===== flow/config.mk =====
export PLATFORM = sky130hd
export DESIGN_NAME = router_extended
export DESIGN_NICKNAME = router_extended
export VERILOG_FILES = /design/flow/design.v
export SDC_FILE = /design/flow/constraint.sdc
export NUM_CORES = 4
export LEC_CHECK = 0
export ABC_AREA = 1
export CAP_MARGIN = 0
export CORE_MARGIN = 2
export CORE_UTILIZATION = 70
export CTS_CLUSTER_SIZE = 25
export HOLD_SLACK_MARGIN = 0.29
export SETUP_SLACK_MARGIN = 1.5
export SLEW_MARGIN = 20

===== flow/constraint.sdc =====
create_clock -name core_clock -period 5.17 [get_ports {clk}]
set_input_delay 1.0340 -clock core_clock [delete_from_list [all_inputs] [get_ports {clk}]]
set_output_delay 1.0340 -clock core_clock [all_outputs]
set_load 0.01 [all_outputs]

===== flow/design.v =====
`timescale 1ns/1ps
module base2_alu #(
  parameter LAT_BIN = 1,   
  parameter LAT_DEC = 8,   
  parameter LAT_DUO = 6    
)(
  input  wire        clk,
  input  wire        rst,
  input  wire        start,
  input  wire [3:0]  opcode,
  input  wire [15:0] a,
  input  wire [15:0] b,
  output reg         busy,
  output reg         done,
  output reg  [31:0] result
);
  reg [7:0] countdown;
  wire [7:0] lat_sel =
      (opcode <= 4'd2) ? LAT_BIN :
      ((opcode <= 4'd5) ? LAT_DEC : LAT_DUO);
  wire [31:0] res_bin =
      (opcode==4'd0)   ? (a + b) :
      (opcode==4'd1)   ? (a - b) :
      (opcode==4'd2)   ? (a * b) :
      (opcode==4'd3)   ? (a + b) :
      (opcode==4'd4)   ? (a - b) :
      (opcode==4'd5) ? (a * 16'd10) :
      (opcode==4'd6) ? (a + b) :
      (opcode==4'd7) ? (a - b) :
      (opcode==4'd8)  ? (a * 16'd3) : 32'd0;
  always @(posedge clk) begin
    if (rst) begin
      busy <= 1'b0; done <= 1'b0; countdown <= 8'd0; result <= 32'd0;
    end else begin
      done <= 1'b0;
      if (start && !busy) begin
        busy      <= 1'b1;
        countdown <= (lat_sel==0) ? 1 : lat_sel;
      end else if (busy) begin
        if (countdown > 8'd1) begin
          countdown <= countdown - 8'd1;
        end else begin
          busy   <= 1'b0;
          done   <= 1'b1;
          result <= res_bin;
        end
      end
    end
  end
endmodule
`timescale 1ns/1ps
module base10_alu #(
  parameter LAT_DEC = 1,   
  parameter LAT_BIN = 6,   
  parameter LAT_DUO = 6    
)(
  input  wire        clk,
  input  wire        rst,
  input  wire        start,
  input  wire [3:0]  opcode,
  input  wire [15:0] a,
  input  wire [15:0] b,
  output reg         busy,
  output reg         done,
  output reg  [31:0] result
);
  reg [7:0] countdown;
  wire [7:0] lat_sel =
      ((opcode>=4'd3) && (opcode<=4'd5)) ? LAT_DEC :
      ((opcode<=4'd2) ? LAT_BIN : LAT_DUO);
  wire [31:0] res_bin =
      (opcode==4'd0)   ? (a + b) :
      (opcode==4'd1)   ? (a - b) :
      (opcode==4'd2)   ? (a * b) :
      (opcode==4'd3)   ? (a + b) :
      (opcode==4'd4)   ? (a - b) :
      (opcode==4'd5) ? (a * 16'd10) :
      (opcode==4'd6) ? (a + b) :
      (opcode==4'd7) ? (a - b) :
      (opcode==4'd8)  ? (a * 16'd3) : 32'd0;
  always @(posedge clk) begin
    if (rst) begin
      busy <= 1'b0; done <= 1'b0; countdown <= 8'd0; result <= 32'd0;
    end else begin
      done <= 1'b0;
      if (start && !busy) begin
        busy      <= 1'b1;
        countdown <= (lat_sel==0) ? 1 : lat_sel;
      end else if (busy) begin
        if (countdown > 8'd1) begin
          countdown <= countdown - 8'd1;
        end else begin
          busy   <= 1'b0;
          done   <= 1'b1;
          result <= res_bin;
        end
      end
    end
  end
endmodule
`timescale 1ns/1ps
module base12_alu #(
  parameter LAT_DUO = 1,   
  parameter LAT_BIN = 6,   
  parameter LAT_DEC = 8    
)(
  input  wire        clk,
  input  wire        rst,
  input  wire        start,
  input  wire [3:0]  opcode,
  input  wire [15:0] a,
  input  wire [15:0] b,
  output reg         busy,
  output reg         done,
  output reg  [31:0] result
);
  reg [7:0] countdown;
  wire [7:0] lat_sel =
      ((opcode>=4'd6) && (opcode<=4'd8)) ? LAT_DUO :
      ((opcode<=4'd2) ? LAT_BIN : LAT_DEC);
  wire [31:0] res_bin =
      (opcode==4'd0)   ? (a + b) :
      (opcode==4'd1)   ? (a - b) :
      (opcode==4'd2)   ? (a * b) :
      (opcode==4'd3)   ? (a + b) :
      (opcode==4'd4)   ? (a - b) :
      (opcode==4'd5) ? (a * 16'd10) :
      (opcode==4'd6) ? (a + b) :
      (opcode==4'd7) ? (a - b) :
      (opcode==4'd8)  ? (a * 16'd3) : 32'd0;
  always @(posedge clk) begin
    if (rst) begin
      busy <= 1'b0; done <= 1'b0; countdown <= 8'd0; result <= 32'd0;
    end else begin
      done <= 1'b0;
      if (start && !busy) begin
        busy      <= 1'b1;
        countdown <= (lat_sel==0) ? 1 : lat_sel;
      end else if (busy) begin
        if (countdown > 8'd1) begin
          countdown <= countdown - 8'd1;
        end else begin
          busy   <= 1'b0;
          done   <= 1'b1;
          result <= res_bin;
        end
      end
    end
  end
endmodule
`timescale 1ns/1ps
module router_extended #(
  parameter B2_LAT_BIN  = 1, B2_LAT_DEC  = 8, B2_LAT_DUO  = 6,
  parameter B10_LAT_DEC = 1, B10_LAT_BIN = 6, B10_LAT_DUO = 6,
  parameter B12_LAT_DUO = 1, B12_LAT_BIN = 6, B12_LAT_DEC = 8
)(
  input  wire        clk,
  input  wire        rst,
  input  wire        start,
  input  wire [2:0]  cond_sel,
  input  wire [3:0]  opcode,
  input  wire [15:0] op_a,
  input  wire [15:0] op_b,
  output reg         busy,
  output reg         done,
  output reg  [31:0] result
);
  localparam [1:0] ROUTE_SENTINEL = 2'd3;
  wire [1:0] forced_target = (cond_sel <= 3'd2) ? cond_sel[1:0] : ROUTE_SENTINEL;
  wire [1:0] full_router_target =
      (opcode <= 4'd2)   ? 2'd0 :
      (opcode <= 4'd5) ? 2'd1 :
                                  2'd2;
  localparam [1:0] DUO_FALLBACK_TARGET = (B10_LAT_DUO <= B2_LAT_DUO) ? 2'd1 : 2'd0;
  wire [1:0] router_210_target =
      (opcode <= 4'd2)   ? 2'd0 :
      (opcode <= 4'd5) ? 2'd1 :
                                  DUO_FALLBACK_TARGET;
  wire [1:0] routed_target =
      (forced_target != ROUTE_SENTINEL) ? forced_target :
      (cond_sel == 3'd3) ? full_router_target :
      (cond_sel == 3'd4) ? router_210_target :
                           full_router_target;  
  reg  start_b2, start_b10, start_b12;
  wire busy_b2, done_b2;   wire [31:0] res_b2;
  wire busy_b10, done_b10; wire [31:0] res_b10;
  wire busy_b12, done_b12; wire [31:0] res_b12;
  base2_alu #(.LAT_BIN(B2_LAT_BIN), .LAT_DEC(B2_LAT_DEC), .LAT_DUO(B2_LAT_DUO)) u_b2(
    .clk(clk), .rst(rst), .start(start_b2), .opcode(opcode), .a(op_a), .b(op_b),
    .busy(busy_b2), .done(done_b2), .result(res_b2)
  );
  base10_alu #(.LAT_DEC(B10_LAT_DEC), .LAT_BIN(B10_LAT_BIN), .LAT_DUO(B10_LAT_DUO)) u_b10(
    .clk(clk), .rst(rst), .start(start_b10), .opcode(opcode), .a(op_a), .b(op_b),
    .busy(busy_b10), .done(done_b10), .result(res_b10)
  );
  base12_alu #(.LAT_DUO(B12_LAT_DUO), .LAT_BIN(B12_LAT_BIN), .LAT_DEC(B12_LAT_DEC)) u_b12(
    .clk(clk), .rst(rst), .start(start_b12), .opcode(opcode), .a(op_a), .b(op_b),
    .busy(busy_b12), .done(done_b12), .result(res_b12)
  );
  localparam S_IDLE=0, S_WAIT=1;
  reg [0:0] st;
  always @(posedge clk) begin
    if (rst) begin
      st <= S_IDLE; busy <= 1'b0; done <= 1'b0;
      start_b2 <= 1'b0; start_b10 <= 1'b0; start_b12 <= 1'b0;
      result <= 32'd0;
    end else begin
      done <= 1'b0;
      start_b2 <= 1'b0; start_b10 <= 1'b0; start_b12 <= 1'b0;
      case (st)
        S_IDLE: begin
          if (start) begin
            busy <= 1'b1;
            if (routed_target==2'd0) start_b2  <= 1'b1;
            if (routed_target==2'd1) start_b10 <= 1'b1;
            if (routed_target==2'd2) start_b12 <= 1'b1;
            st <= S_WAIT;
          end
        end
        S_WAIT: begin
          if ( (routed_target==2'd0 && done_b2) ||
               (routed_target==2'd1 && done_b10) ||
               (routed_target==2'd2 && done_b12) ) begin
            result <= (routed_target==2'd0) ? res_b2 :
                      (routed_target==2'd1) ? res_b10 :
                                              res_b12;
            done   <= 1'b1;
            busy   <= 1'b0;
            st     <= S_IDLE;
          end
        end
      endcase
    end
  end
endmodule

===== flow/run.sh =====
#!/bin/bash
# the make line also repeats each setting of config.mk as NAME=value (left out here)
make -C /OpenROAD-flow-scripts/flow DESIGN_CONFIG=/design/flow/config.mk WORK_HOME=/design/flow/orfs CLKGATE_MAP_FILE= finish

==> out/qor.txt, run 1 <==
status = did not finish
Last stage = global routing (5_1_grt)
Error = [ERROR GRT-0116] Global routing finished with congestion. Check the congestion regions in the DRC Viewer.
Area after DPL = 24,010 um2
Port Buffers = 75
Simple Share, Synth = 0.2679
commonest cells in the netlist = nand2_1, inv_1, nor2_1, nand3_1, fa_1
Overflow after GRT = 16
Post-synth seq share = 0.1561
root buffer cell = clkbuf_16
ys flops = 164
Syn Inst Count = 3,196
Synth logic family = adder cells
synthesized-area fraction occupied by adder cells = 0.2991
Die Footprint = 31,450 um2
Multiplexer share = 0
chip width = 177.3 um
Rows = 63
most numerous cell in the Yosys netlist = nand2_1
count of library flops with an enable pin = 0
Num CTS Buffers = 25
Yosys cell types = 47
Synth area leader = fa_1
htree depth = 4
CTS Buffer Depth = 3
dpl hpwl = 57,660 um
core area = 29,640 um2
FP Core Util = 0.7096
Clock Sinks = 164
XOR Share, Synth = 0.01374
syn_area_per_cell = 6.581 um2
Post-Place Worst Slack = -1.777 ns
I/O pin count = 76
Largest type area fraction = 0.1885
Ys Warns = 4
Post-Synthesis Net Count = 3,622
Dominant flop cell = dfxtp_1
RePlAce Congestion = 1.074
Die Ht = 177.3 um
Cell area leaders = fa_1, dfxtp_1, nand2_1, inv_1, ha_1
yosys synthesis chip area = 21,030 um2
yosys aoi share = 0.1130
Yosys Instances = 3,196
placed cells = 3,740
Post-Syn Area = 21,030 um2
gr usage total = 0.7066
async set or reset register ratio after synthesis = 0
routing by layer:
layer | GRT overflow | global-route usage
met1 | 1 | 0.7040
met2 | 12 | 0.9087
met3 | 0 | 0.5092
met4 | 3 | 0.7056
met5 | 0 | 0.2196
timing repair:
action | 4_1_cts
gates resized | 434
pin swaps | 128
buffers inserted | 93
endpoints found under the setup margin | 122
hold buffers | 0
hold endpoints to repair | 0
gates cloned | 3
==> inputs of run 2 (changes only) <==
Settings changed: ABC_AREA 1 to not set, CAP_MARGIN 0 to 20, CORE_UTILIZATION 70 to 72, HOLD_SLACK_MARGIN 0.29 to not set, PLACE_DENSITY set to 0.8, SETUP_SLACK_MARGIN 1.5 to 1.3.
Clock period 5.17 ns to 7.66 ns, I/O delays scaled along.
==> run 2 against run 1 <==
Effect of this change: the flow again stops in global routing (5_1_grt); synthesized area shrank 7.5%; die size shrank 9.9%; synthesized cell count shrank 25%.
==> out/qor.txt, run 2 <==
status = did not finish
Last stage = global routing (5_1_grt)
Error = [ERROR GRT-0232] Routing congestion too high. Check the congestion heatmap in the GUI.
Post-Place Worst Slack = -0.2080 ns (+1.569 ns)
gr usage total = 0.7591
Port Buffers = 75 (unchanged)
Synth area leader = fa_1
Rows = 60 (-4.8%)
Yosys cell types = 80 (+70%)
htree depth = 4 (unchanged)
commonest cells in the netlist = nand2_1, inv_1, nor2_1, fa_1, ha_1
dpl hpwl = 47,560 um (-18%)
yosys aoi share = 0.1864 (+0.07335)
Num CTS Buffers = 17 (-32%)
Ys Warns = 4 (unchanged)
count of library flops with an enable pin = 0 (unchanged)
syn_area_per_cell = 8.083 um2 (+23%)
CTS Buffer Depth = 2 (-1)
ys flops = 164 (unchanged)
Post-synth seq share = 0.1688 (+0.01272)
Multiplexer share = 0.02496 (+0.02496)
synthesized-area fraction occupied by adder cells = 0.3240 (+0.02488)
Cell area leaders = fa_1, dfxtp_1, ha_1, nand2_1, inv_1
Post-Syn Area = 19,450 um2 (-7.5%)
XOR Share, Synth = 0.03648 (+0.02274)
Die Footprint = 28,340 um2 (-9.9%)
Overflow after GRT = 49
FP Core Util = 0.7277 (+0.01807)
I/O pin count = 76 (unchanged)
root buffer cell = clkbuf_16
chip width = 168.4 um (-5.1%)
Yosys Instances = 2,406 (-25%)
RePlAce Congestion = 1.006 (-6.4%)
yosys synthesis chip area = 19,450 um2 (-7.5%)
Die Ht = 168.4 um (-5.1%)
most numerous cell in the Yosys netlist = nand2_1
core area = 26,730 um2 (-9.8%)
async set or reset register ratio after synthesis = 0 (unchanged)
Synth logic family = adder cells
Post-Synthesis Net Count = 2,832 (-22%)
Syn Inst Count = 2,406 (-25%)
Simple Share, Synth = 0.1767 (-0.09116)
Largest type area fraction = 0.2038 (+0.01535)
Dominant flop cell = dfxtp_1
Clock Sinks = 164 (unchanged)
run 2: repair_timing:
action | CTS
hold buffers | 0
cloned | 6
gates resized | 302
pin swaps | 124
setup buffers | 50
setup endpoints to repair | 75
run 2: routing by layer:
metal,GRT overflow,global-route usage
met5,0,0.3235
met3,0,0.6124
met4,31,0.7414
met1,0,0.7545
met2,18,0.9293
run 2: metrics by stage:
stage | hold slack, ns | std cells | instance area (um2)
after floorplan | 0.4244 | 2406 | 19850
after global placement | 0.4348 | 2810 | 21320
after detailed placement | 0.4439 | 2810 | 21320
after CTS | 0.4526 | 2898 | 23070
==> inputs of run 3 (changes only) <==
Settings changed: ABC_AREA set to 1, CAP_MARGIN 20 to 0, CORE_UTILIZATION 72 to 70, CTS_CLUSTER_DIAMETER set to 362, PLACE_DENSITY 0.8 to not set, SETUP_SLACK_MARGIN 1.3 to -0.33.
Clock period 7.66 ns to 5.23 ns, I/O delays scaled along.
==> run 3 against run 2 <==
Effect of this change: the run again fails in global routing (5_1_grt); synthesized cell count rose by 33%; synthesized area up 8.1%; die size grew 11%.
==> out/qor.txt, run 3 <==
RePlAce Congestion = 1.035 (+2.9%)
synthesized-area fraction occupied by adder cells = 0.2991 (-0.02488)
Largest type area fraction = 0.1885 (-0.01535)
ys flops = 164 (unchanged)
Post-synth seq share = 0.1561 (-0.01272)
most numerous cell in the Yosys netlist = nand2_1
htree depth = 4 (unchanged)
Clock Sinks = 164 (unchanged)
CTS Hold Buffers Added = 0 (unchanged)
Die Ht = 177.3 um (+5.3%)
root buffer cell = clkbuf_16
Post-Synthesis Net Count = 3,622 (+28%)
Syn Inst Count = 3,196 (+33%)
yosys synthesis chip area = 21,030 um2 (+8.1%)
core area = 29,640 um2 (+11%)
Overflow after GRT = 16
Cell area leaders = fa_1, dfxtp_1, nand2_1, inv_1, ha_1
Port Buffers = 75 (unchanged)
I/O pin count = 76 (unchanged)
placed cells = 3,737 (+33%)
dpl hpwl = 56,840 um (+20%)
Multiplexer share = 0 (-0.02496)
async set or reset register ratio after synthesis = 0 (unchanged)
CTS Buffer Depth = 2 (unchanged)
XOR Share, Synth = 0.01374 (-0.02274)
Rows = 63 (+5.0%)
Last stage = global routing (5_1_grt)
Synth logic family = adder cells
count of library flops with an enable pin = 0 (unchanged)
Post-Syn Area = 21,030 um2 (+8.1%)
Dominant flop cell = dfxtp_1
Die Footprint = 31,450 um2 (+11%)
commonest cells in the netlist = nand2_1, inv_1, nor2_1, nand3_1, fa_1
Synth area leader = fa_1
syn_area_per_cell = 6.581 um2 (-19%)
Yosys Instances = 3,196 (+33%)
Yosys cell types = 47 (-41%)
gr usage total = 0.7528
Simple Share, Synth = 0.2679 (+0.09116)
yosys aoi share = 0.1130 (-0.07335)
FP Core Util = 0.7096 (-0.01807)
Ys Warns = 4 (unchanged)
Error = [ERROR GRT-0232] Routing congestion too high. Check the congestion heatmap in the GUI.
chip width = 177.3 um (+5.3%)
status = did not finish
Num CTS Buffers = 17 (unchanged)
## run 3: repair_timing
item / 4_1_cts
endpoints found under the setup margin: 75
setup buffers: 50
resized: 250
pin swaps: 78
gates cloned: 2
## run 3: routing by layer
| layer | overflow | GRT usage |
|---|---|---|
| met1 | 0 | 0.7309 |
| met2 | 7 | 0.9269 |
| met3 | 0 | 0.6120 |
| met4 | 9 | 0.7534 |
| met5 | 0 | 0.3381 |
## run 3: metrics by stage
stage               instance area, um2  total power [mW]  setup slack [ns]
global placement                 23820             12.99            -1.539
floorplan                        21630             9.027           -0.6626
detailed placement               23820             13.37            -1.771
CTS                              25250             16.21           -0.8130
==> inputs of run 4 (changes only) <==
Settings changed: CAP_MARGIN 0 to 20, CELL_PAD_IN_SITES_GLOBAL_PLACEMENT set to 0, CORE_ASPECT_RATIO set to 0.72, CTS_CLUSTER_DIAMETER 362 to 255, CTS_CLUSTER_SIZE 25 to 15, GPL_ROUTABILITY_DRIVEN set to 1, MAX_ROUTING_LAYER set to met4, MIN_ROUTING_LAYER set to met1, PLACE_DENSITY_LB_ADDON set to 0.1, SETUP_SLACK_MARGIN -0.33 to -0.0, SLEW_MARGIN 20 to 40.
Clock period 5.23 ns to 6.8 ns, I/O delays scaled along.
==> run 4 against run 3 <==
Effect of this change: the run again fails in global routing (5_1_grt); die size hardly changed; synthesized cell count stayed put; synthesized area is the same.
==> out/qor.txt, run 4 <==
Ys Warns = 4 (unchanged)
Post-Synthesis Net Count = 3,622 (unchanged)
Cell area leaders = fa_1, dfxtp_1, nand2_1, inv_1, ha_1
htree depth = 4 (unchanged)
Largest type area fraction = 0.1885 (unchanged)
Port Buffers = 75 (unchanged)
Yosys Instances = 3,196 (unchanged)
XOR Share, Synth = 0.01374 (unchanged)
Rows = 53 (-16%)
yosys aoi share = 0.1130 (unchanged)
Die Ht = 151.1 um (-15%)
most numerous cell in the Yosys netlist = nand2_1
Clock Sinks = 164 (unchanged)
yosys synthesis chip area = 21,030 um2 (unchanged)
Die Footprint = 31,470 um2 (about the same)
Multiplexer share = 0 (unchanged)
Last stage = global routing (5_1_grt)
async set or reset register ratio after synthesis = 0 (unchanged)
status = did not finish
CTS Buffer Depth = 3 (+1)
Simple Share, Synth = 0.2679 (unchanged)
Syn Inst Count = 3,196 (unchanged)
core area = 29,380 um2 (-0.88%)
dpl hpwl = 56,620 um (-0.37%)
Post-synth seq share = 0.1561 (unchanged)
synthesized-area fraction occupied by adder cells = 0.2991 (unchanged)
Synth logic family = adder cells
Num CTS Buffers = 25 (+8)
Yosys cell types = 47 (unchanged)
commonest cells in the netlist = nand2_1, inv_1, nor2_1, nand3_1, fa_1
root buffer cell = clkbuf_16
Dominant flop cell = dfxtp_1
Synth area leader = fa_1
RePlAce Congestion = 1.087 (+5.1%)
I/O pin count = 76 (unchanged)
syn_area_per_cell = 6.581 um2 (unchanged)
count of library flops with an enable pin = 0 (unchanged)
FP Core Util = 0.7159 (+0.006317)
Post-Syn Area = 21,030 um2 (unchanged)
ys flops = 164 (unchanged)
chip width = 208.3 um (+17%)
run 4: timing repair:
item | in CTS
setup buffers | 1
cloned | 0
hold buffers | 0
setup endpoints to repair | 44
gates resized | 49
pin swaps | 1
endpoints found under the hold margin | 0
run 4: metrics by stage:
stage,total power [mW],instance area [um2],instances,worst slack (ns)
after CTS,10.95,24250,3770,-0.006337
after floorplan,5.651,21030,3196,0.001350
after detailed placement,9.213,23390,3737,-0.7387
after global placement,8.963,23380,3736,-0.6433
==> inputs of run 5 (changes only) <==
Settings changed: ABC_AREA 1 to not set, CELL_PAD_IN_SITES_GLOBAL_PLACEMENT 0 to not set, CORE_ASPECT_RATIO 0.72 to not set, CORE_UTILIZATION 70 to 27, CTS_CLUSTER_DIAMETER 255 to not set, CTS_CLUSTER_SIZE 15 to not set, GPL_ROUTABILITY_DRIVEN 1 to not set, MAX_ROUTING_LAYER met4 to not set, MIN_ROUTING_LAYER met1 to not set, PLACE_DENSITY_LB_ADDON 0.1 to not set, SETUP_SLACK_MARGIN -0.0 to not set, SLEW_MARGIN 40 to 20.
Clock period 6.8 ns to 14.2 ns, I/O delays scaled along.
==> run 5 against run 4 <==
Effect of this change: the run now finishes clean; synthesized area fell by 7.5%; die size rose by 140%; synthesized cell count fell by 25%.
==> out/qor.txt, run 5 <==
status = finished clean
type of the worst setup path = in -> reg
slowest library cell on the worst path = clkdlybuf4s50_1
Port Buffers = 75 (unchanged)
critical path startpoint category = input pin
htree depth = 4 (unchanged)
crit path cell chain = clkdlybuf4s50_1 -> ha_1 -> fa_1 -> inv_1 -> fa_1 -> fa_1 -> fa_1 -> inv_1 -> fa_1 -> inv_1 -> fa_1 -> inv_1 -> ha_1 -> a211oi_1 -> o21ai_0 -> a31oi_1 -> o31ai_2 -> a41oi_1 -> o21ai_0 -> and4_1 -> or3_1 -> a21oi_1
metal3 WL = 3138 um
ys flops = 164 (unchanged)
final period utilization = 0.6921
Flop pwr share = 0.120
final wirelength = 59,210 um
CTS tree = built
Register Area = 3283 um2
Post-synth seq share = 0.1688 (+0.01272)
cell mode on critical path = fa_1
Critical Path RT = 14.56 ns
yosys synthesis chip area = 19,450 um2 (-7.5%)
Yosys Instances = 2,406 (-25%)
sw power = 2.085 mW
Die Ht = 272.4 um (+80%)
WL/cell = 17.58 um
XOR Share, Synth = 0.03648 (+0.02274)
Slew HR = 0.2666
Largest type area fraction = 0.2038 (+0.01535)
RePlAce Congestion = 0.9028 (-17%)
Hold Crit Depth = 2
area delta synth->final = 11.70%
count of library flops with an enable pin = 0 (unchanged)
Sw Ratio = 0.5256
gr usage total = 0.1600
Post-Syn Area = 19,450 um2 (-7.5%)
CP Capture Type = flop
Max-cap violations = 0
Critical Path Source = op_a[5]
Ys Warns = 4 (unchanged)
Critical Path Max Stage Delay = 0.97 ns
Routed Antenna Nets = 0
CTS Hold Buffers Added = 0 (unchanged)
Clock Sinks = 164 (unchanged)
DRC viols = 0
Clk power = 0.489 mW
CTS Buffer Depth = 2 (-1)
setup violators final = 0
I/O pin count = 76 (unchanged)
Post-Synthesis Net Count = 2,832 (-22%)
min cycle time layout = 9.828 ns
tool warnings = 46
final core occ = 0.3044
setup TNS = 0 ns
Setup Skew = 0.01007 ns
Top pwr grp = combinational logic
Pwr Total = 3.968 mW
antenna cell count = 0
metal2 WL = 27,860 um
Seq power = 0.478 mW
Cell area leaders = fa_1, dfxtp_1, ha_1, nand2_1, inv_1
CP arrival = 10.19 ns
DR iter-0 viols = 1,116
Hold Path Origin = u_b10.result[1]
delay-heaviest family, CP = adder cells
Late-Pin Clk Latency = 0.43 ns
Yosys cell types = 80 (+70%)
placed cells = 3,335 (-11%)
core area = 71,360 um2 (+140%)
chip width = 272.4 um (+31%)
Area after DPL = 21,100 um2 (-9.8%)
yosys aoi share = 0.1864 (+0.07335)
WL met1 = 26,990 um
Overflow after GRT = 0
Dominant flop cell = dfxtp_1
detailed-route via count = 16,760
Hold Crit Class = reg -> reg
post-layout worst setup margin = 4.372 ns
Rows = 98 (+85%)
crit-path max FO = 21
Multiplexer share = 0.02496 (+0.02496)
root buffer cell = clkbuf_16
WHS = 0.4527 ns
# fillers = 7,705
Setup Fix Bufs, Post-CTS = 0 (-1)
post-CTS sizing = 0 (-100%)
combinational logic power = 3.00 mW
Die Footprint = 74,190 um2 (+140%)
Synth logic family = adder cells
Critical path buffers and inverters = 5
Syn Inst Count = 2,406 (-25%)
async set or reset register ratio after synthesis = 0 (unchanged)
unrepaired setup endpoints after global routing = false
number of antenna violations at the first check in global routing = 0
Cell Pwr Density = 182.7 nW/um2
final non-filler cell total = 3,367
Simple Share, Synth = 0.1767 (-0.09116)
Post-Place Worst Slack = 3.917 ns (+4.656 ns)
slew at the pin closest to its max-slew limit = 1.097 ns
Final Hold Vio Count = 0
worst r2r src = u_b12.countdown[2]
fin area = 21,720 um2
drt pass-1 iters = 5
r2r setup slk = 11.25 ns
syn_area_per_cell = 8.083 um2 (+23%)
uppermost layer routed = met4
cells on worst reg2reg path = 6
Hold EP = u_b10.result[1]
commonest cells in the netlist = nand2_1, inv_1, nor2_1, fa_1, ha_1
DR vias/cell = 4.976
vias in the first global route = 16,590
Critical Path Stages = 22
synthesized-area fraction occupied by adder cells = 0.3240 (+0.02488)
worst vdd ir = 190.5 uV
first-pass GRT wire length = 94,300 um
P_leak = 9.326 nW
Synth area leader = fa_1
logic area = 14,580 um2
power share of the clock group = 0.123
Gate power share = 0.756
fmax = 0.1018 GHz
CP endpoint = u_b12.result[30]
RR Endpoint = u_b12.result[28]
most numerous cell in the Yosys netlist = nand2_1
Clock transition at path regs = 0.06 ns
largest net degree at the start of global routing = 96
Num CTS Buffers = 17 (-32%)
fin. max-slew vios = 0
fin nets = 2,830
FP Core Util = 0.2725 (-0.4434)
dpl hpwl = 45,240 um (-20%)
Cell Int Power = 1.882 mW
[run 5: routing by layer]
metal | vias up | global-route usage
li1 | 8092 | -
met1 | 8127 | 0.2186
met2 | 477 | 0.2693
met3 | 59 | 0.01763
met4 | 0 | 0.03846
met5 | - | 0
[run 5: area by class of cell]
cell class              count  share of cell area
clock inverters            13            0.008006
well taps                 950             0.05472
repair buffers            101             0.04343
multi-input cells        1827              0.6712
flip-flops and latches    164              0.1511
clock buffers              19             0.02085
inverters                 293             0.05063
==> inputs of run 6 (changes only) <==
Settings changed: CELL_PAD_IN_SITES_GLOBAL_PLACEMENT set to 3, CORE_ASPECT_RATIO set to 1.81, CORE_UTILIZATION 27 to 34, CTS_CLUSTER_DIAMETER set to 255, GPL_ROUTABILITY_DRIVEN set to 1, GPL_TIMING_DRIVEN set to 0, MAX_ROUTING_LAYER set to met4, MIN_ROUTING_LAYER set to met1, PLACE_DENSITY_LB_ADDON set to 0.1, SETUP_SLACK_MARGIN set to 2.03, SLEW_MARGIN 20 to 40.
Clock period 14.2 ns to 7.57 ns, I/O delays scaled along.
==> run 6 against run 5 <==
Effect of this change: synthesized cell count is the same; final area rose by 15%; synthesized area is the same; power rose to 2.8 times the previous value; global-route usage is 13 points higher; die size fell by 20%; setup slack lost 3.7 ns; core utilization up 14 points; first-iteration DRC count shrank 8.8%; via count up 8.4%; clock skew rose by 0.012 ns; register-to-register slack got worse by 6.8 ns.
==> out/qor.txt, run 6 <==
Late-Pin Clk Latency = 0.50 ns (+0.07 ns)
I/O pin count = 76 (unchanged)
final wirelength = 84,480 um (+43%)
count of library flops with an enable pin = 0 (unchanged)
Pwr Total = 11.28 mW (+180%)
Critical Path Source = op_a[8]
delay-heaviest family, CP = adder cells
worst vdd ir = 642.5 uV (+240%)
Synth area leader = fa_1
commonest cells in the netlist = nand2_1, inv_1, nor2_1, fa_1, ha_1
slew at the pin closest to its max-slew limit = 1.068 ns (-0.02893 ns)
fin. max-slew vios = 0 (unchanged)
CTS Buffer Depth = 3 (+1)
DR vias/cell = 5.435 (+9.2%)
cells on worst reg2reg path = 7 (+1)
Yosys cell types = 80 (unchanged)
crit-path max FO = 6 (-71%)
Hold Crit Class = reg -> reg
DRC viols = 0 (unchanged)
Clock transition at path regs = 0.06 ns (about the same)
status = finished clean
RR Endpoint = u_b2.result[10]
min cycle time layout = 6.909 ns
DR iter-0 viols = 1,018 (-8.8%)
Simple Share, Synth = 0.1767 (unchanged)
Clk power = 0.981 mW (+100%)
Port Buffers = 74 (-1.3%)
Yosys Instances = 2,406 (unchanged)
# fillers = 5,739 (-26%)
uppermost layer routed = met4
Die Footprint = 59,210 um2 (-20%)
Cell area leaders = fa_1, dfxtp_1, ha_1, nand2_1, inv_1
Gate power share = 0.833 (+0.077)
ys flops = 164 (unchanged)
Largest type area fraction = 0.2038 (unchanged)
fin nets = 3,043 (+7.5%)
placed cells = 3,201 (-4.0%)
setup violators final = 0 (unchanged)
gr usage total = 0.2937 (+0.1337)
largest net degree at the start of global routing = 17 (-82%)
drt pass-1 iters = 6 (+1)
Flop pwr share = 0.080 (-0.040)
Hold EP = result[4]
WL met1 = 27,980 um (+3.7%)
tool warnings = 49 (+6.5%)
detailed-route via count = 18,160 (+8.4%)
syn_area_per_cell = 8.083 um2 (unchanged)
metal3 WL = 1988 um (-37%)
Dominant flop cell = dfxtp_1
Final Hold Vio Count = 0 (unchanged)
Setup Skew = 0.02179 ns (+0.01172 ns)
type of the worst setup path = in -> reg
vias in the first global route = 19,110 (+15%)
core area = 56,840 um2 (-20%)
Hold Path Origin = result[4]
Routed Antenna Nets = 0 (unchanged)
fmax = 0.1447 GHz
power share of the clock group = 0.087 (-0.036)
XOR Share, Synth = 0.03648 (unchanged)
Critical path buffers and inverters = 8 (+3)
dpl hpwl = 68,010 um (+50%)
unrepaired setup endpoints after global routing = true
Seq power = 0.897 mW (+88%)
Post-synth seq share = 0.1688 (unchanged)
final non-filler cell total = 3,342 (-0.74%)
Critical Path RT = 7.91 ns (-6.65 ns)
r2r setup slk = 4.46 ns (-6.79 ns)
combinational logic power = 9.40 mW (+210%)
Rows = 118 (+20%)
Post-Synthesis Net Count = 2,832 (unchanged)
slowest library cell on the worst path = fa_1
CP Capture Type = flop
async set or reset register ratio after synthesis = 0 (unchanged)
Syn Inst Count = 2,406 (unchanged)
CP endpoint = u_b10.result[18]
CTS tree = built
Top pwr grp = combinational logic
critical path startpoint category = input pin
chip width = 181.8 um (-33%)
Die Ht = 325.8 um (+20%)
number of antenna violations at the first check in global routing = 2 (+2)
Cell Pwr Density = 450.9 nW/um2 (+150%)
Synth logic family = adder cells
Sw Ratio = 0.4889 (-0.03664)
root buffer cell = clkbuf_16
Overflow after GRT = 0 (unchanged)
Post-Syn Area = 19,450 um2 (unchanged)
first-pass GRT wire length = 123,400 um (+31%)
Critical Path Max Stage Delay = 0.57 ns (-0.40 ns)
area delta synth->final = 28.58%
Clock Sinks = 164 (unchanged)
CTS Hold Buffers Added = 0 (unchanged)
Multiplexer share = 0.02496 (unchanged)
htree depth = 4 (unchanged)
Hold Crit Depth = 2 (unchanged)
synthesized-area fraction occupied by adder cells = 0.3240 (unchanged)
Cell Int Power = 5.762 mW (+210%)
worst r2r src = u_b2.countdown[2]
Ys Warns = 4 (unchanged)
Max-cap violations = 0 (unchanged)
final period utilization = 0.9126 (+0.2206)
sw power = 5.513 mW (+160%)
most numerous cell in the Yosys netlist = nand2_1
metal2 WL = 47,990 um (+72%)
cell mode on critical path = fa_1
P_leak = 10.66 nW (+14%)
Critical Path Stages = 25 (+14%)
Slew HR = 0.2882 (+0.02158)
WL/cell = 25.28 um (+44%)
RePlAce Congestion = 0.9185 (+1.7%)
yosys aoi share = 0.1864 (unchanged)
FP Core Util = 0.3421 (+0.06962)
yosys synthesis chip area = 19,450 um2 (unchanged)
Num CTS Buffers = 25 (+8)
CP arrival = 7.24 ns (-2.95 ns)
-- run 6: per-layer routing --
metal  vias up  global-route usage
met4         0              0.1969
met5         -                   -
li1       8517                   -
met1      8937              0.2689
met2       487              0.5749
met3       222             0.01699
-- run 6: timing repair --
action                                 4_1_cts  5_1_grt
buffers inserted                            71       34
endpoints found under the hold margin        0        0
gates resized                              359      143
gates cloned                                 4        0
setup endpoints to repair                   87       78
pin swaps                                   72      100
-- run 6: cell type report --
type	count	area, um2	share of cell area
inverter	293	1144	0.04573
clock buffer	30	664.4	0.02657
buffer	122	1141	0.04563
clock inverter	1	7.507	0.0003002
sequential	164	3283	0.1313
tap	720	900.9	0.03603
timing repair buffer	184	1923	0.07691
multi-input combinational	1827	15940	0.6374
antenna	1	2.502	0.0001001
-- run 6: stage by stage --
stage | setup TNS (ns) | hold WS (ns) | instance area, um2 | utilization | worst slack, ns
detailed placement | -57.40 | 0.4463 | 21660 | 0.3810 | -1.184
finish | 0 | 0.4523 | 25010 | 0.4399 | 0.6613
global route | 0 | 0.4717 | 25010 | 0.4399 | 0.5287
CTS | 0 | 0.4537 | 24110 | 0.4241 | 0.5694
global placement | -66.08 | 0.4365 | 21670 | 0.3813 | -1.373
floorplan | 0 | 0.4244 | 20030 | - | 0.7836
==> inputs of run 7 (changes only) <==
Settings changed: CELL_PAD_IN_SITES_DETAIL_PLACEMENT set to 0, CORE_ASPECT_RATIO 1.81 to not set, CORE_MARGIN 2 to 7, CORE_UTILIZATION 34 to 40, CTS_CLUSTER_DIAMETER 255 to 395, GPL_ROUTABILITY_DRIVEN 1 to 0, GPL_TIMING_DRIVEN 0 to not set, MIN_ROUTING_LAYER met1 to not set, PLACE_DENSITY_LB_ADDON 0.1 to 0.13, SETUP_SLACK_MARGIN 2.03 to 2.31.
Clock period 7.57 ns to 8.16 ns, I/O delays scaled along.
==> run 7 against run 6 <==
Effect of this change: still clean; flip-flop count unchanged; final area fell by 4.5%; sequential share of layout area grew 0.61 points; final cell count fell by 4.4%; synthesized area unchanged; power fell by 15%; clock-buffer cell count is 7 lower; synthesized cell count is the same; register-to-register slack improved by 0.87 ns; die size shrank 7.1%; critical endpoint is now u_b2.result[18]; largest cell class unchanged; largest power group unchanged.
==> out/qor.txt, run 7 <==
detailed-route via count = 17,960 (-1.1%)
Post-synth seq share = 0.1688 (unchanged)
placed cells = 3,077 (-3.9%)
Flop pwr share = 0.087 (+0.007)
Num CTS Buffers = 17 (-32%)
Overflow after GRT = 0 (unchanged)
setup violators final = 0 (unchanged)
Slew HR = 0.4355 (+0.1473)
Critical Path Stages = 25 (unchanged)
chip width = 234.5 um (+29%)
final core occ = 0.4993 (+0.05939)
Pwr Total = 9.617 mW (-15%)
yosys aoi share = 0.1864 (unchanged)
Post-Syn Area = 19,450 um2 (unchanged)
Late-Pin Clk Latency = 0.43 ns (-0.07 ns)
yosys synthesis chip area = 19,450 um2 (unchanged)
CTS tree = built
I/O pin count = 76 (unchanged)
Port Buffers = 75 (+1.4%)
htree depth = 4 (unchanged)
Critical Path Max Stage Delay = 0.60 ns (+0.03 ns)
Final Hold Vio Count = 0 (unchanged)
Top pwr grp = combinational logic
Critical Path Source = op_b[4]
Critical path buffers and inverters = 8 (unchanged)
async set or reset register ratio after synthesis = 0 (unchanged)
worst r2r src = u_b10.countdown[2]
Post-Synthesis Net Count = 2,832 (unchanged)
slew at the pin closest to its max-slew limit = 0.8436 ns (-0.2241 ns)
Die Footprint = 54,990 um2 (-7.1%)
synthesized-area fraction occupied by adder cells = 0.3240 (unchanged)
min cycle time layout = 7.051 ns
fin area = 23,890 um2 (-4.5%)
cells on worst reg2reg path = 6 (-1)
count of library flops with an enable pin = 0 (unchanged)
Largest type area fraction = 0.2038 (unchanged)
most numerous cell in the Yosys netlist = nand2_1
Max-cap violations = 0 (unchanged)
dpl hpwl = 52,290 um (-23%)
Routed Antenna Nets = 0 (unchanged)
Die Ht = 234.5 um (-28%)
DR iter-0 viols = 1,266 (+24%)
sw power = 4.661 mW (-15%)
commonest cells in the netlist = nand2_1, inv_1, nor2_1, fa_1, ha_1
Cell Int Power = 4.956 mW (-14%)
unrepaired setup endpoints after global routing = true
Simple Share, Synth = 0.1767 (unchanged)
vias in the first global route = 18,200 (-4.8%)
Critical Path RT = 8.45 ns (+0.54 ns)
WL/cell = 21.95 um (-13%)
number of antenna violations at the first check in global routing = 1 (-1)
gr usage total = 0.2636 (-0.03014)
Clock Sinks = 164 (unchanged)
syn_area_per_cell = 8.083 um2 (unchanged)
final period utilization = 0.8641 (-0.04850)
Dominant flop cell = dfxtp_1
Ys Warns = 4 (unchanged)
Post-Place Worst Slack = -0.03010 ns (+1.154 ns)
ys flops = 164 (unchanged)
delay-heaviest family, CP = adder cells
Setup Skew = 0.007346 ns (-0.01444 ns)
Rows = 80 (-32%)
fmax = 0.1418 GHz
Multiplexer share = 0.02496 (unchanged)
Clock transition at path regs = 0.06 ns (about the same)
Synth logic family = adder cells
Area after DPL = 21,750 um2 (+0.43%)
slowest library cell on the worst path = fa_2
Gate power share = 0.830 (-0.003)
Clk power = 0.805 mW (-18%)
critical path startpoint category = input pin
CP endpoint = u_b2.result[18]
P_leak = 10.39 nW (-2.5%)
FP Core Util = 0.4065 (+0.06433)
Sw Ratio = 0.4846 (-0.004273)
first-pass GRT wire length = 108,100 um (-12%)
final non-filler cell total = 3,195 (-4.4%)
power share of the clock group = 0.084 (-0.003)
RR Endpoint = u_b10.result[23]
core area = 47,850 um2 (-16%)
root buffer cell = clkbuf_16
drt pass-1 iters = 6 (unchanged)
r2r setup slk = 5.33 ns (+0.87 ns)
DRC viols = 0 (unchanged)
Hold Path Origin = u_b2.result[28]
Yosys cell types = 80 (unchanged)
final wirelength = 70,140 um (-17%)
Syn Inst Count = 2,406 (unchanged)
post-layout worst setup margin = 1.109 ns (+0.4473 ns)
CTS Hold Buffers Added = 0 (unchanged)
fin nets = 2,993 (-1.6%)
fin. max-slew vios = 0 (unchanged)
WHS = 0.4474 ns (-0.004943 ns)
largest net degree at the start of global routing = 68 (+51)
Hold Crit Depth = 2 (unchanged)
combinational logic power = 7.98 mW (-15%)
DR vias/cell = 5.622 (+3.4%)
Yosys Instances = 2,406 (unchanged)
Synth area leader = fa_1
Hold EP = u_b2.result[28]
Seq power = 0.832 mW (-7.2%)
CP arrival = 7.34 ns (+0.10 ns)
status = finished clean
worst vdd ir = 969.3 uV (+51%)
area delta synth->final = 22.84%
tool warnings = 49 (unchanged)
Hold Crit Class = reg -> reg
CTS Buffer Depth = 2 (-1)
CP Capture Type = flop
Cell area leaders = fa_1, dfxtp_1, ha_1, nand2_1, inv_1
Cell Pwr Density = 402.6 nW/um2 (-11%)
setup TNS = 0 ns (unchanged)
XOR Share, Synth = 0.03648 (unchanged)
crit-path max FO = 4 (-2)
type of the worst setup path = in -> reg
run 7: metal layers:
layer  track usage  up-vias  wire (um)
met5             -        -          0
met4       0.05695        0       1406
li1              -     8403          -
met3       0.04663       81       3734
met2        0.4087      480      32100
met1        0.3611     8997      32890
run 7: timing repair:
| item | CTS | global route |
|---|---|---|
| setup buffers | 57 | 23 |
| endpoints found under the setup margin | 81 | 78 |
| pin swaps | 89 | 78 |
| gates cloned | 5 | 0 |
| gates resized | 257 | 89 |
run 7: layout make-up:
type,instances,area [um2]
flip-flops and latches,164,3283
fillers,4751,23960
repair buffers,264,2525
multi-input cells,1827,15610
clock buffers,23,488.0
diodes,1,2.502
inverters,293,1114
well taps,615,769.5
clock inverters,8,100.1
==> inputs of run 8 (changes only) <==
Settings changed: CELL_PAD_IN_SITES_DETAIL_PLACEMENT 0 to not set, CELL_PAD_IN_SITES_GLOBAL_PLACEMENT 3 to 0, CORE_ASPECT_RATIO set to 1.81, CORE_MARGIN 7 to 2, CORE_UTILIZATION 40 to 65, CTS_CLUSTER_DIAMETER 395 to 255, GPL_ROUTABILITY_DRIVEN 0 to 1, MAX_ROUTING_LAYER met4 to not set, MIN_ROUTING_LAYER set to met1, PLACE_DENSITY_LB_ADDON 0.13 to not set, SETUP_SLACK_MARGIN 2.31 to -0.0.
Clock period 8.16 ns to 2.69 ns, I/O delays scaled along.
==> run 8 against run 7 <==
Effect of this change: the flow now stops in global routing (5_1_grt); synthesized area unchanged; die size shrank 43%; synthesized cell count unchanged.
==> out/qor.txt, run 8 <==
status = did not finish
Last stage = global routing (5_1_grt)
Error = [ERROR GRT-0116] Global routing finished with congestion. Check the congestion regions in the DRC Viewer.
commonest cells in the netlist = nand2_1, inv_1, nor2_1, fa_1, ha_1
Dominant flop cell = dfxtp_1
htree depth = 4 (unchanged)
Synth area leader = fa_1
Multiplexer share = 0.02496 (unchanged)
Die Ht = 236.7 um (+0.94%)
I/O pin count = 76 (unchanged)
placed cells = 3,224 (+4.8%)
async set or reset register ratio after synthesis = 0 (unchanged)
dpl hpwl = 57,900 um (+11%)
Syn Inst Count = 2,406 (unchanged)
core area = 29,570 um2 (-38%)
synthesized-area fraction occupied by adder cells = 0.3240 (unchanged)
Ys Warns = 4 (unchanged)
Overflow after GRT = 2
Port Buffers = 75 (unchanged)
Simple Share, Synth = 0.1767 (unchanged)
most numerous cell in the Yosys netlist = nand2_1
FP Core Util = 0.6578 (+0.2513)
Post-Syn Area = 19,450 um2 (unchanged)
XOR Share, Synth = 0.03648 (unchanged)
chip width = 132.6 um (-43%)
yosys aoi share = 0.1864 (unchanged)
root buffer cell = clkbuf_16
Clock Sinks = 164 (unchanged)
RePlAce Congestion = 0.9946
syn_area_per_cell = 8.083 um2 (unchanged)
Synth logic family = adder cells
ys flops = 164 (unchanged)
gr usage total = 0.6313
Yosys cell types = 80 (unchanged)
Yosys Instances = 2,406 (unchanged)
Largest type area fraction = 0.2038 (unchanged)
yosys synthesis chip area = 19,450 um2 (unchanged)
Die Footprint = 31,380 um2 (-43%)
CTS Buffer Depth = 2 (unchanged)
count of library flops with an enable pin = 0 (unchanged)
Post-synth seq share = 0.1688 (unchanged)
Post-Synthesis Net Count = 2,832 (unchanged)
Num CTS Buffers = 17 (unchanged)
Cell area leaders = fa_1, dfxtp_1, ha_1, nand2_1, inv_1
CTS Hold Buffers Added = 0 (unchanged)
Rows = 85 (+6.3%)
-- run 8: metal layers --
layer / track usage / GRT overflow
met5: 0.03175 / 0
met4: 0.6953 / 1
met1: 0.6068 / 0
met3: 0.3209 / 0
met2: 0.9151 / 1
-- run 8: what timing repair did --
action / 4_1_cts
hold endpoints to repair: 0
gates cloned: 5
gates resized: 275
endpoints found under the setup margin: 94
pin swaps: 110
setup buffers: 54
-- run 8: through the flow --
step           utilization  hold WS (ns)  worst slack, ns  area, um2  TNS (ns)
2_1_floorplan            -        0.4244           -3.127      20110   -216.30
3_5_place_dp        0.8251        0.4457           -4.110      24390   -327.05
4_1_cts             0.8866        0.4551           -3.197      26210   -234.09
3_3_place_gp        0.8251        0.4354           -3.934      24390   -311.33
==> inputs of run 9 (changes only) <==
Settings changed: CELL_PAD_IN_SITES_GLOBAL_PLACEMENT 0 to not set, CORE_ASPECT_RATIO 1.81 to not set, CORE_UTILIZATION 65 to 40, CTS_CLUSTER_DIAMETER 255 to not set, GPL_ROUTABILITY_DRIVEN 1 to not set, MIN_ROUTING_LAYER met1 to not set, SETUP_SLACK_MARGIN -0.0 to 1.47, SLEW_MARGIN 40 to 20.
Clock period 2.69 ns to 8.87 ns, I/O delays scaled along.
==> run 9 against run 8 <==
Effect of this change: die size grew 61%; synthesized cell count unchanged; synthesized area stayed put; the run now finishes clean.
==> out/qor.txt, run 9 <==
setup TNS = 0 ns
Ys Warns = 4 (unchanged)
yosys aoi share = 0.1864 (unchanged)
metal2 WL = 29,260 um
Dominant flop cell = dfxtp_1
Hold Crit Class = reg -> reg
vias in the first global route = 17,830
XOR Share, Synth = 0.03648 (unchanged)
Clk power = 0.732 mW
Critical Path Source = op_b[4]
CP arrival = 7.51 ns
antenna cell count = 0
slowest library cell on the worst path = fa_1
Yosys Instances = 2,406 (unchanged)
dpl hpwl = 48,250 um (-17%)
Hold Crit Depth = 2
combinational logic power = 5.47 mW
logic area = 14,890 um2
fmax = 0.1382 GHz
# fillers = 4,747
worst r2r src = u_b12.countdown[2]
Multiplexer share = 0.02496 (unchanged)
Final Hold Vio Count = 0
syn_area_per_cell = 8.083 um2 (unchanged)
Gate power share = 0.785
Syn Inst Count = 2,406 (unchanged)
WL/cell = 19.82 um
Routed Antenna Nets = 0
detailed-route via count = 17,350
ys flops = 164 (unchanged)
Clock transition at path regs = 0.06 ns
sw power = 3.472 mW
CTS Hold Buffers Added = 0 (unchanged)
Max-cap violations = 0
worst vdd ir = 463.0 uV
unrepaired setup endpoints after global routing = true
cells on worst reg2reg path = 6
async set or reset register ratio after synthesis = 0 (unchanged)
synthesized-area fraction occupied by adder cells = 0.3240 (unchanged)
Simple Share, Synth = 0.1767 (unchanged)
drt pass-1 iters = 5
Setup Skew = 0.007908 ns
Hold Path Origin = result[3]
RePlAce Congestion = 0.9684 (-2.6%)
WL met1 = 26,230 um
first-pass GRT wire length = 97,290 um
slew at the pin closest to its max-slew limit = 0.9848 ns
I/O pin count = 76 (unchanged)
P_leak = 9.630 nW
final period utilization = 0.8156
Post-Syn Area = 19,450 um2 (unchanged)
Yosys cell types = 80 (unchanged)
root buffer cell = clkbuf_16
crit-path max FO = 14
type of the worst setup path = in -> reg
count of library flops with an enable pin = 0 (unchanged)
uppermost layer routed = met4
fin. max-slew vios = 0
tool warnings = 47
htree depth = 4 (unchanged)
CP endpoint = u_b10.result[17]
final core occ = 0.4594
post-layout worst setup margin = 1.636 ns
Register Area = 3283 um2
chip width = 224.5 um (+69%)
DR vias/cell = 5.623
gr usage total = 0.2458
commonest cells in the netlist = nand2_1, inv_1, nor2_1, fa_1, ha_1
DRC viols = 0
number of antenna violations at the first check in global routing = 0
power share of the clock group = 0.105
min cycle time layout = 7.234 ns
Synth area leader = fa_1
Cell Pwr Density = 316.9 nW/um2
Critical Path Stages = 22
Critical Path Max Stage Delay = 0.54 ns
Clock Sinks = 164 (unchanged)
crit path cell chain = buf_6 -> and2_4 -> fa_1 -> inv_1 -> fa_1 -> fa_2 -> fa_1 -> inv_1 -> fa_1 -> inv_1 -> fa_1 -> inv_1 -> ha_4 -> and3_4 -> and2_1 -> a311oi_2 -> nand2b_4 -> a21oi_1 -> xor2_1 -> a222oi_1 -> buf_4 -> a211oi_1
DR iter-0 viols = 1,480
Flop pwr share = 0.110
RR Endpoint = u_b12.result[24]
CTS Buffer Depth = 2 (unchanged)
most numerous cell in the Yosys netlist = nand2_1
Die Footprint = 50,400 um2 (+61%)
Sw Ratio = 0.4985
Cell Int Power = 3.493 mW
Post-Place Worst Slack = 0.2122 ns (+4.322 ns)
r2r setup slk = 5.81 ns
Cell area leaders = fa_1, dfxtp_1, ha_1, nand2_1, inv_1
Synth logic family = adder cells
Hold EP = result[3]
yosys synthesis chip area = 19,450 um2 (unchanged)
Overflow after GRT = 0
Critical path buffers and inverters = 6
cell mode on critical path = fa_1
largest net degree at the start of global routing = 73
Post-Synthesis Net Count = 2,832 (unchanged)
metal3 WL = 3440 um
Num CTS Buffers = 17 (unchanged)
Port Buffers = 75 (unchanged)
critical path startpoint category = input pin
Largest type area fraction = 0.2038 (unchanged)
core area = 47,850 um2 (+62%)
setup violators final = 0
area delta synth->final = 13.02%
Post-synth seq share = 0.1688 (unchanged)
status = finished clean
Seq power = 0.766 mW
WHS = 0.4539 ns
Rows = 80 (-5.9%)
Top pwr grp = combinational logic
FP Core Util = 0.4065 (-0.2513)
fin nets = 2,885
Slew HR = 0.3331
Critical Path RT = 9.15 ns
delay-heaviest family, CP = adder cells
final wirelength = 61,140 um
CTS tree = built
CP Capture Type = flop
Die Ht = 224.5 um (-5.2%)
Late-Pin Clk Latency = 0.42 ns
run 9: final cells by class:
cell class / count / share of cell area
Clock inverter: 11 / 0.006205
Clock buffer: 19 / 0.02015
Sequential cell: 164 / 0.1494
Timing Repair Buffer: 156 / 0.06114
Tap cell: 615 / 0.03501
Multi-Input combinational cell: 1827 / 0.6775
Inverter: 293 / 0.05061
run 9: stage by stage:
| step | cell area (um2) | power (mW) | instances |
|---|---|---|---|
| 4_1_cts | 21680 | 6.506 | 3073 |
| 3_3_place_gp | 20970 | 5.527 | 3036 |
| 3_5_place_dp | 20970 | 5.565 | 3036 |
| 5_1_grt | 21980 | 7.566 | 3085 |
| 6_report | 21980 | 6.965 | 3085 |
| 2_1_floorplan | 19460 | 4.138 | 2406 |
run 9: repair_timing:
action                                  in CTS  in global routing
pin swaps                                    6                 27
endpoints found under the setup margin      69                 63
resized                                    137                108
setup buffers                                7                 12
run 9: layer usage:
| metal | up-vias | global-route usage |
|---|---|---|
| met3 | 120 | 0.03488 |
| met1 | 8508 | 0.3193 |
| met2 | 529 | 0.4149 |
| li1 | 8189 | - |
| met5 | - | 0 |
| met4 | 0 | 0.09250 |
==> inputs of run 10 (changes only) <==
Settings changed: ABC_AREA set to 1, CELL_PAD_IN_SITES_GLOBAL_PLACEMENT set to 0, CORE_ASPECT_RATIO set to 0.72, CORE_UTILIZATION 40 to 70, CTS_CLUSTER_DIAMETER set to 255, CTS_CLUSTER_SIZE set to 15, GPL_ROUTABILITY_DRIVEN set to 1, MAX_ROUTING_LAYER set to met4, MIN_ROUTING_LAYER set to met1, PLACE_DENSITY_LB_ADDON set to 0.1, SETUP_SLACK_MARGIN 1.47 to -0.0, SLEW_MARGIN 20 to 40.
Clock period 8.87 ns to 6.36 ns, I/O delays scaled along.
==> run 10 against run 9 <==
Effect of this change: the run now fails in global routing (5_1_grt); die size decreased by 38%; synthesized cell count increased by 33%; synthesized area is 8.1% higher.
==> out/qor.txt, run 10 <==
RePlAce Congestion = 1.069 (+10%)
Post-Place Worst Slack = -1.013 ns (-1.226 ns)
Overflow after GRT = 396
Num CTS Buffers = 25 (+8)
Largest type area fraction = 0.1885 (-0.01535)
CTS Hold Buffers Added = 0 (unchanged)
Ys Warns = 4 (unchanged)
count of library flops with an enable pin = 0 (unchanged)
chip width = 208.3 um (-7.2%)
yosys synthesis chip area = 21,030 um2 (+8.1%)
core area = 29,380 um2 (-39%)
htree depth = 4 (unchanged)
Port Buffers = 75 (unchanged)
Die Footprint = 31,470 um2 (-38%)
Die Ht = 151.1 um (-33%)
async set or reset register ratio after synthesis = 0 (unchanged)
yosys aoi share = 0.1130 (-0.07335)
Yosys cell types = 47 (-41%)
Cell area leaders = fa_1, dfxtp_1, nand2_1, inv_1, ha_1
Simple Share, Synth = 0.2679 (+0.09116)
Post-synth seq share = 0.1561 (-0.01272)
CTS Buffer Depth = 3 (+1)
Yosys Instances = 3,196 (+33%)
commonest cells in the netlist = nand2_1, inv_1, nor2_1, nand3_1, fa_1
Error = [ERROR GRT-0232] Routing congestion too high. Check the congestion heatmap in the GUI.
FP Core Util = 0.7159 (+0.3095)
Clock Sinks = 164 (unchanged)
Synth logic family = adder cells
syn_area_per_cell = 6.581 um2 (-19%)
root buffer cell = clkbuf_16
Last stage = global routing (5_1_grt)
XOR Share, Synth = 0.01374 (-0.02274)
most numerous cell in the Yosys netlist = nand2_1
ys flops = 164 (unchanged)
dpl hpwl = 56,020 um (+16%)
Dominant flop cell = dfxtp_1
Multiplexer share = 0 (-0.02496)
Synth area leader = fa_1
status = did not finish
I/O pin count = 76 (unchanged)
Post-Syn Area = 21,030 um2 (+8.1%)
Rows = 53 (-34%)
Post-Synthesis Net Count = 3,622 (+28%)
gr usage total = 0.8695
Syn Inst Count = 3,196 (+33%)
synthesized-area fraction occupied by adder cells = 0.2991 (-0.02488)
[run 10: metrics by stage]
| step | cells | hold slack [ns] | area [um2] | util | power [mW] |
|---|---|---|---|---|---|
| 2_1_floorplan | 3196 | 0.4374 | 21130 | - | 6.091 |
| 3_3_place_gp | 3724 | 0.4499 | 23330 | 0.7942 | 9.286 |
| 3_5_place_dp | 3725 | 0.4575 | 23340 | 0.7945 | 9.624 |
| 4_1_cts | 3788 | 0.4737 | 25030 | 0.8521 | 13.08 |
[run 10: what timing repair did]
| item | 4_1_cts |
|---|---|
| gates cloned | 3 |
| setup endpoints to repair | 72 |
| buffers inserted | 28 |
| resized | 237 |
| pin swaps | 82 |
[run 10: routing by layer]
metal  overflow  track usage
met2        208       0.9881
met1         34       0.8562
met4        107       0.8594
met3         47       0.7487
met5          -            -
==> inputs of run 11 (changes only) <==
Settings changed: ABC_AREA 1 to not set, CELL_PAD_IN_SITES_DETAIL_PLACEMENT set to 2, CELL_PAD_IN_SITES_GLOBAL_PLACEMENT 0 to not set, CORE_ASPECT_RATIO 0.72 to 1.68, CORE_MARGIN 2 to 5, CORE_UTILIZATION 70 to 67, CTS_CLUSTER_DIAMETER 255 to not set, CTS_CLUSTER_SIZE 15 to 81, GPL_TIMING_DRIVEN set to 0, HOLD_SLACK_MARGIN set to -0.08, MAX_ROUTING_LAYER met4 to met5, MIN_ROUTING_LAYER met1 to not set, PLACE_DENSITY set to 0.62, PLACE_DENSITY_LB_ADDON 0.1 to not set, SETUP_SLACK_MARGIN -0.0 to 1.3, SLEW_MARGIN 40 to 10, TNS_END_PERCENT set to 15.
Clock period 6.36 ns to 10.0 ns, I/O delays scaled along.
==> run 11 against run 10 <==
Effect of this change: the flow stops in detailed placement (3_5_place_dp); synthesized cell count decreased by 25%; synthesized area decreased by 7.5%; die size is 3.8% higher.
==> out/qor.txt, run 11 <==
Cell area leaders = fa_1, dfxtp_1, ha_1, nand2_1, inv_1
Synth logic family = adder cells
Die Footprint = 32,650 um2 (+3.8%)
status = did not finish
Ys Warns = 4 (unchanged)
Die Ht = 230.8 um (+53%)
Post-synth seq share = 0.1688 (+0.01272)
Error = Error: detail_place.tcl, 38 bad optional access
yosys aoi share = 0.1864 (+0.07335)
Syn Inst Count = 2,406 (-25%)
Port Buffers = 74 (-1.3%)
Yosys Instances = 2,406 (-25%)
RePlAce Congestion = 1.019 (-4.7%)
ys flops = 164 (unchanged)
Dominant flop cell = dfxtp_1
most numerous cell in the Yosys netlist = nand2_1
synthesized-area fraction occupied by adder cells = 0.3240 (+0.02488)
Last stage = detailed placement (3_5_place_dp)
I/O pin count = 76 (unchanged)
syn_area_per_cell = 8.083 um2 (+23%)
async set or reset register ratio after synthesis = 0 (unchanged)
Post-Syn Area = 19,450 um2 (-7.5%)
FP Core Util = 0.6733 (-0.04262)
yosys synthesis chip area = 19,450 um2 (-7.5%)
Synth area leader = fa_1
Yosys cell types = 80 (+70%)
core area = 28,880 um2 (-1.7%)
commonest cells in the netlist = nand2_1, inv_1, nor2_1, fa_1, ha_1
count of library flops with an enable pin = 0 (unchanged)
Simple Share, Synth = 0.1767 (-0.09116)
Multiplexer share = 0.02496 (+0.02496)
Largest type area fraction = 0.2038 (+0.01535)
XOR Share, Synth = 0.03648 (+0.02274)
chip width = 141.4 um (-32%)
Post-Synthesis Net Count = 2,832 (-22%)
Rows = 81 (+53%)
-- run 11: metrics by stage --
step	area, um2	hold WS, ns	instances	power (mW)	setup slack, ns
floorplan	19450	0.4244	2406	3.644	2.284
global placement	20650	0.4353	2853	4.894	-0.03649
==> inputs of run 12 (changes only) <==
Settings changed: CELL_PAD_IN_SITES_DETAIL_PLACEMENT 2 to not set, CORE_ASPECT_RATIO 1.68 to not set, CORE_MARGIN 5 to 2, CORE_UTILIZATION 67 to 70, CTS_CLUSTER_SIZE 81 to 38, GPL_ROUTABILITY_DRIVEN 1 to not set, GPL_TIMING_DRIVEN 0 to not set, HOLD_SLACK_MARGIN -0.08 to not set, MAX_ROUTING_LAYER met5 to not set, PLACE_DENSITY 0.62 to not set, SETUP_SLACK_MARGIN 1.3 to 1.37, SLEW_MARGIN 10 to 20, TNS_END_PERCENT 15 to not set.
Clock period 10.0 ns to 4.95 ns, I/O delays scaled along.
==> run 12 against run 11 <==
Effect of this change: the run fails in global routing (5_1_grt); die size fell by 11%; synthesized area unchanged; synthesized cell count stayed put.
==> out/qor.txt, run 12 <==
Port Buffers = 75 (+1.4%)
Post-Synthesis Net Count = 2,832 (unchanged)
ys flops = 164 (unchanged)
synthesized-area fraction occupied by adder cells = 0.3240 (unchanged)
Largest type area fraction = 0.2038 (unchanged)
RePlAce Congestion = 0.9957 (-2.2%)
Die Footprint = 29,130 um2 (-11%)
Yosys Instances = 2,406 (unchanged)
Yosys cell types = 80 (unchanged)
syn_area_per_cell = 8.083 um2 (unchanged)
Post-Syn Area = 19,450 um2 (unchanged)
root buffer cell = clkbuf_16
FP Core Util = 0.7058 (+0.03253)
yosys synthesis chip area = 19,450 um2 (unchanged)
Syn Inst Count = 2,406 (unchanged)
count of library flops with an enable pin = 0 (unchanged)
Dominant flop cell = dfxtp_1
chip width = 170.7 um (+21%)
gr usage total = 0.7303
placed cells = 2,995
Last stage = global routing (5_1_grt)
htree depth = 4
status = did not finish
I/O pin count = 76 (unchanged)
Rows = 61 (-25%)
Synth area leader = fa_1
async set or reset register ratio after synthesis = 0 (unchanged)
CTS Hold Buffers Added = 0
Ys Warns = 4 (unchanged)
Clock Sinks = 164
yosys aoi share = 0.1864 (unchanged)
Cell area leaders = fa_1, dfxtp_1, ha_1, nand2_1, inv_1
XOR Share, Synth = 0.03648 (unchanged)
commonest cells in the netlist = nand2_1, inv_1, nor2_1, fa_1, ha_1
Synth logic family = adder cells
Num CTS Buffers = 25
core area = 27,550 um2 (-4.6%)
Error = [ERROR GRT-0116] Global routing finished with congestion. Check the congestion regions in the DRC Viewer.
Post-synth seq share = 0.1688 (unchanged)
CTS Buffer Depth = 3
Simple Share, Synth = 0.1767 (unchanged)
dpl hpwl = 52,110 um
Multiplexer share = 0.02496 (unchanged)
most numerous cell in the Yosys netlist = nand2_1
Overflow after GRT = 96
Die Ht = 170.7 um (-26%)
==> run 12: metal layers <==
layer / track usage / GRT overflow
met1: 0.7343 / 1
met4: 0.7399 / 48
met2: 0.9273 / 46
met5: 0.1722 / 0
met3: 0.5337 / 1
==> run 12: stage by stage <==
stage | area, um2 | setup WS, ns
after CTS | 25390 | -1.469
after detailed placement | 22750 | -2.361
after global placement | 22750 | -2.073
after floorplan | 20160 | -1.312
==> run 12: timing repair <==
action                                  in CTS
hold endpoints to repair                     0
endpoints found under the setup margin     108
resized                                    409
cloned                                       5
buffers inserted                            68
pin swaps                                  150
==> inputs of run 13 (changes only) <==
Settings changed: CORE_ASPECT_RATIO set to 0.71, CTS_CLUSTER_SIZE 38 to 37, HOLD_SLACK_MARGIN set to 0.29, SETUP_SLACK_MARGIN 1.37 to 1.98, TNS_END_PERCENT set to 5.
Clock period 4.95 ns to 6.77 ns, I/O delays scaled along.
==> run 13 against run 12 <==
Effect of this change: now fails the layout checks on setup timing; synthesized cell count unchanged; die size about the same; synthesized area is the same.
==> out/qor.txt, run 13 <==
Die Ht = 144.4 um (-15%)
yosys aoi share = 0.1864 (unchanged)
DR vias/cell = 7.243
Die Footprint = 29,150 um2 (about the same)
slew at the pin closest to its max-slew limit = 1.081 ns
crit-path max FO = 5
dpl hpwl = 49,840 um (-4.4%)
Pwr Total = 13.79 mW
drt pass-1 iters = 12
DR iter-0 viols = 4,137
gr usage total = 0.5283
Post-Synthesis Net Count = 2,832 (unchanged)
unrepaired setup endpoints after global routing = true
placed cells = 2,932 (-2.1%)
Hold Crit Depth = 2
Critical Path Source = op_b[2]
Port Buffers = 75 (unchanged)
sw power = 7.049 mW
final non-filler cell total = 3,030
root buffer cell = clkbuf_16
Clk power = 1.12 mW
Ys Warns = 4 (unchanged)
fmax = 0.1362 GHz
Synth area leader = fa_1
Yosys Instances = 2,406 (unchanged)
Final Hold Vio Count = 0
Top pwr grp = combinational logic
tool warnings = 51
Multiplexer share = 0.02496 (unchanged)
final wirelength = 84,470 um
CP arrival = 7.69 ns
number of antenna violations at the first check in global routing = 6
CTS Buffer Depth = 3 (unchanged)
status = complete, but fails checks
Post-synth seq share = 0.1688 (unchanged)
RePlAce Congestion = 1.047 (+5.1%)
final period utilization = 1.085
RR Endpoint = u_b2.result[31]
Clock transition at path regs = 0.07 ns
CP endpoint = u_b10.result[26]
DRC viols = 0
combinational logic power = 11.7 mW
Dominant flop cell = dfxtp_1
setup violators final = 52
Gate power share = 0.846
chip width = 201.8 um (+18%)
Seq power = 1.01 mW
largest net degree at the start of global routing = 90
worst vdd ir = 1441 uV
yosys synthesis chip area = 19,450 um2 (unchanged)
fin. max-slew vios = 0
Routed Antenna Nets = 0
WHS = 0.4554 ns
Overflow after GRT = 0
critical path startpoint category = input pin
CTS tree = built
Critical Path RT = 7.12 ns
Clock Sinks = 164 (unchanged)
Critical Path Stages = 27
delay-heaviest family, CP = adder cells
Cell Int Power = 6.740 mW
area delta synth->final = 25.76%
Yosys cell types = 80 (unchanged)
Register Area = 3283 um2
WL/cell = 27.88 um
Sw Ratio = 0.5112
type of the worst setup path = in -> reg
post-layout worst setup margin = -0.5724 ns
Syn Inst Count = 2,406 (unchanged)
FP Core Util = 0.7104 (+0.004581)
cells on worst reg2reg path = 7
Synth logic family = adder cells
logic area = 15,830 um2
Hold Path Origin = result[4]
Critical path buffers and inverters = 10
# fillers = 1,151
detailed-route via count = 21,950
fin nets = 3,078
P_leak = 10.80 nW
r2r setup slk = 3.57 ns
SO Faults = setup timing
slowest library cell on the worst path = fa_2
synthesized-area fraction occupied by adder cells = 0.3240 (unchanged)
most numerous cell in the Yosys netlist = nand2_1
Num CTS Buffers = 25 (unchanged)
min cycle time layout = 7.342 ns
vias in the first global route = 21,500
Post-Syn Area = 19,450 um2 (unchanged)
first-pass GRT wire length = 118,300 um
core area = 27,380 um2 (-0.64%)
Cell area leaders = fa_1, dfxtp_1, ha_1, nand2_1, inv_1
Hold Crit Class = reg -> reg
CTS Hold Buffers Added = 0 (unchanged)
Largest type area fraction = 0.2038 (unchanged)
Critical Path Max Stage Delay = 0.77 ns
count of library flops with an enable pin = 0 (unchanged)
syn_area_per_cell = 8.083 um2 (unchanged)
XOR Share, Synth = 0.03648 (unchanged)
CP Capture Type = flop
Flop pwr share = 0.073
Setup Skew = 0.01748 ns
I/O pin count = 76 (unchanged)
Cell Pwr Density = 563.8 nW/um2
setup TNS = -9.714 ns
power share of the clock group = 0.081
commonest cells in the netlist = nand2_1, inv_1, nor2_1, fa_1, ha_1
Late-Pin Clk Latency = 0.49 ns
Max-cap violations = 0
Rows = 51 (-16%)
worst r2r src = u_b2.countdown[2]
htree depth = 4 (unchanged)
async set or reset register ratio after synthesis = 0 (unchanged)
ys flops = 164 (unchanged)
Hold EP = result[4]
Slew HR = 0.2766
Simple Share, Synth = 0.1767 (unchanged)
==> run 13: per-layer routing <==
| layer | GRT usage | share of wire | up-vias |
|---|---|---|---|
| li1 | - | - | 8581 |
| met4 | 0.3452 | 0.10 | 6 |
| met2 | 0.7994 | 0.40 | 2413 |
| met5 | 0 | 0.0011 | - |
| met1 | 0.6236 | 0.33 | 10010 |
| met3 | 0.2192 | 0.17 | 938 |
==> run 13: what timing repair did <==
action	4_1_cts	5_1_grt
pin swaps	178	113
buffers inserted	57	6
endpoints found under the setup margin	87	84
resized	337	122
gates cloned	1	0
==> run 13: layout make-up <==
type	instances	share of cell area
tap	371	0.01898
sequential	164	0.1342
multi-input combinational	1827	0.6472
inverter	293	0.04548
clock inverter	1	0.0002046
antenna	1	0.0001023
clock buffer	32	0.02829
timing repair buffer	341	0.1255
==> run 13: per-stage QoR <==
stage                     area [um2]  worst slack (ns)  utilization
final                          24460           -0.5724       0.8934
after global placement         22030           -0.7920       0.8047
after global routing           24450           -0.5860       0.8933
after detailed placement       22030           -0.9346       0.8047
after floorplan                19760            0.1395            -
after CTS                      24010         -0.001193       0.8771
Power figures rest on the tool's default switching activity, not on a simulated workload.
